Design alu16, start of the top module:
module alu16(clk, rst, a, b, ctrl, res, R15);
	input clk, rst;
	input [15:0] a, b;
	input [3:0] ctrl;
	output reg [15:0] res;
	output reg [15:0] R15;
	wire [15:0] alu_res, alu_R15;
	wire res_we, R15_we;
	ALU u_alu(.a(a), .b(b), .ctrl(ctrl), .res(alu_res), .R15(alu_R15), .res_we(res_we), .R15_we(R15_we));
	always @(posedge clk, negedge rst) begin
		if (~rst) begin
			res <= 16'h0000;
			R15 <= 16'h0000;
		end
		else begin
			if (res_we)
				res <= alu_res;
			if (R15_we)
				R15 <= alu_R15;
		end
	end
endmodule
Size: ~3,400 cells after synthesis, roughly 32 flip-flops, roughly 70 I/O pins, ~22,000 µm² of cells after synthesis.
export LEC_CHECK = 0
export ABC_AREA = 1
export CAP_MARGIN = 20
export CORE_MARGIN = 2
export CORE_UTILIZATION = 72
export CTS_CLUSTER_DIAMETER = 294
export CTS_CLUSTER_SIZE = 100
export HOLD_SLACK_MARGIN = -0.09
export PLACE_DENSITY = 0.41
export SLEW_MARGIN = 20
export TNS_END_PERCENT = 15
create_clock -name core_clock -period 21.5 [get_ports {clk}]
run.sh (not shown) runs the stock make flow with config.mk's settings and CLKGATE_MAP_FILE=.
The first run died in 4_1_cts with DPL-0038.
Rerun with:
- CORE_UTILIZATION: 72 -> 65
- CTS_CLUSTER_DIAMETER: 294 -> default
- CTS_CLUSTER_SIZE: 100 -> 97
- HOLD_SLACK_MARGIN: -0.09 -> default
- PLACE_DENSITY: 0.41 -> default
- SETUP_SLACK_MARGIN: default -> 1.0
- TNS_END_PERCENT: 15 -> default
- clock period: 21.5 -> 20.8 ns (I/O delays scaled with it)
With this change the flow aborted during 5_1_grt.
Area after synthesis does not change.
Synthesized cell count stays the same.
Die area came out higher by 11%.
Rerun with:
- ABC_AREA: 1 -> default
- CTS_CLUSTER_SIZE: 97 -> default
- SETUP_SLACK_MARGIN: 1.0 -> 5.0
- clock period: 20.8 -> 40.0 ns (I/O delays scaled with it)
Effect: This time the run completed without violations. Synthesized area barely changes. Die size hardly moves. Synthesized cell count is lower by 15%.
Rerun with:
- CTS_CLUSTER_DIAMETER: default -> 24
- TNS_END_PERCENT: default -> 5
The new run ran to the end with no violations.
Sequential share of layout area rises by 0.15 points.
Sequential cell count stays the same.
Worst setup slack gains 220 ps.
Total power falls by 12%.
Rerun with:
- CORE_UTILIZATION: 65 -> 68
- CTS_CLUSTER_DIAMETER: 24 -> 28
- MAX_ROUTING_LAYER: default -> met4
- TNS_END_PERCENT: 5 -> default
Outcome: With this change the flow never finished: it broke off in 5_1_grt; synthesized cell count is unchanged; die area falls by a few percent; area after synthesis stays the same.
Rerun with:
- CORE_UTILIZATION: 68 -> 40
- CTS_CLUSTER_DIAMETER: 28 -> default
- MAX_ROUTING_LAYER: met4 -> default
- SETUP_SLACK_MARGIN: 5.0 -> 1.0
With this change the flow finished clean.
Die area grows by 68%.
Area after synthesis is unchanged.
Synthesized cell count stays the same.

* * *

The RTL this note starts from:
==> flow/design.v <==
module ALU (a,b,ctrl,res,R15,res_we,R15_we);
	input signed [15:0] a,b;
	input [3:0] ctrl;
	output reg signed [15:0] res;
	output reg signed [15:0] R15;
	output reg res_we, R15_we;
	always@(*)begin
		res = 16'sd0;
		R15 = 16'sd0;
		res_we = 1'b1;
		R15_we = 1'b0;
		case(ctrl)
			3'b000: begin
						res = a + b;
					end
			3'b001: begin
						res = a - b;
					end
			3'b010: begin
						{R15,res} = a * b;
						R15_we = 1'b1;
					end
			3'b011: begin
						R15_we = 1'b1;
						if (b == 16'sd0) begin
							res = -16'sd1;
							R15 = a;
						end
						else begin
							res = a / b;
							R15 = a % b;
						end
					end
			3'b100: begin
						res = a & b;
					end
			3'b101: begin
						res = a | b;
					end
			default: begin
						res_we = 1'b0;
					end
		endcase
	end
endmodule
module alu16(clk, rst, a, b, ctrl, res, R15);
	input clk, rst;
	input [15:0] a, b;
	input [3:0] ctrl;
	output reg [15:0] res;
	output reg [15:0] R15;
	wire [15:0] alu_res, alu_R15;
	wire res_we, R15_we;
	ALU u_alu(.a(a), .b(b), .ctrl(ctrl), .res(alu_res), .R15(alu_R15), .res_we(res_we), .R15_we(R15_we));
	always @(posedge clk, negedge rst) begin
		if (~rst) begin
			res <= 16'h0000;
			R15 <= 16'h0000;
		end
		else begin
			if (res_we)
				res <= alu_res;
			if (R15_we)
				R15 <= alu_R15;
		end
	end
endmodule
Settings: LEC_CHECK=0, ABC_AREA=1, CAP_MARGIN=20, CORE_MARGIN=2, CORE_UTILIZATION=65, CTS_CLUSTER_DIAMETER=163, CTS_CLUSTER_SIZE=98, SETUP_SLACK_MARGIN=1.0, SLEW_MARGIN=20; clock period 47.8 ns.
Edit:
ABC_AREA = not set   (was 1)
CORE_UTILIZATION = 57   (was 65)
CTS_CLUSTER_DIAMETER = not set   (was 163)
CTS_CLUSTER_SIZE = not set   (was 98)
GPL_TIMING_DRIVEN = 0   (was not set)
clock period = 40.0 ns   (was 47.8 ns; I/O delays follow)
Global-route usage fell by 0.90 points.
Die size rose by roughly a tenth.
Cell count went down by a few percent.
Sequential cell count is unchanged.
Worst setup slack gets worse by 3.2 ns.
Routed wire length climbs by about a fifth.

* * *

// alu16: RTL as listed in full above, without the edits since
Settings: LEC_CHECK=0, ABC_AREA=0, CAP_MARGIN=20, CORE_MARGIN=9, CORE_UTILIZATION=34, CTS_CLUSTER_DIAMETER=304, CTS_CLUSTER_SIZE=93, PLACE_DENSITY=0.91, SLEW_MARGIN=20, TNS_END_PERCENT=15; clock period 40.0 ns.
The baseline produced a clean layout.
==> next run, changes <==
Settings changed: ABC_AREA 0 to default, CORE_MARGIN 9 to 2, CORE_UTILIZATION 34 to 69, CTS_CLUSTER_DIAMETER 304 to 219, CTS_CLUSTER_SIZE 93 to 15, PLACE_DENSITY 0.91 to default, SETUP_SLACK_MARGIN from default to 5.0, TNS_END_PERCENT 15 to default.
Effect: Now the flow failed in 5_1_grt. Area after synthesis is unchanged. Die size fell by well over a third. Synthesized cell count does not change.
==> next run, changes <==
Settings changed: ABC_AREA from default to 1, CORE_MARGIN 2 to 9, CORE_UTILIZATION 69 to 58, CTS_CLUSTER_DIAMETER 219 to 304, CTS_CLUSTER_SIZE 15 to 93, SETUP_SLACK_MARGIN 5.0 to default, TNS_END_PERCENT from default to 15.
With this change the flow ran to the end with no violations.
Die area goes up by 36%.
Synthesized area barely changes.
Synthesized cell count came out higher by 17%.
==> next run, changes <==
Settings changed: CORE_MARGIN 9 to 2, CORE_UTILIZATION 58 to 57, CTS_CLUSTER_DIAMETER 304 to default, CTS_CLUSTER_SIZE 93 to default, GPL_TIMING_DRIVEN from default to 1, SETUP_SLACK_MARGIN from default to 0.99, TNS_END_PERCENT 15 to default.
Utilization drops by 0.83 points.
Worst setup slack is better by 0.67 ns.
Routed wire length drops by 0.39%.
Area after synthesis is unchanged.
Synthesized cell count is unchanged.
Design area climbs by 1.0%.
Total power climbs by 0.56%.
Flip-flop count is unchanged.
Non-clock buffer count climbs by 14.
Power figures rest on the tool's default switching activity, not on a simulated workload.
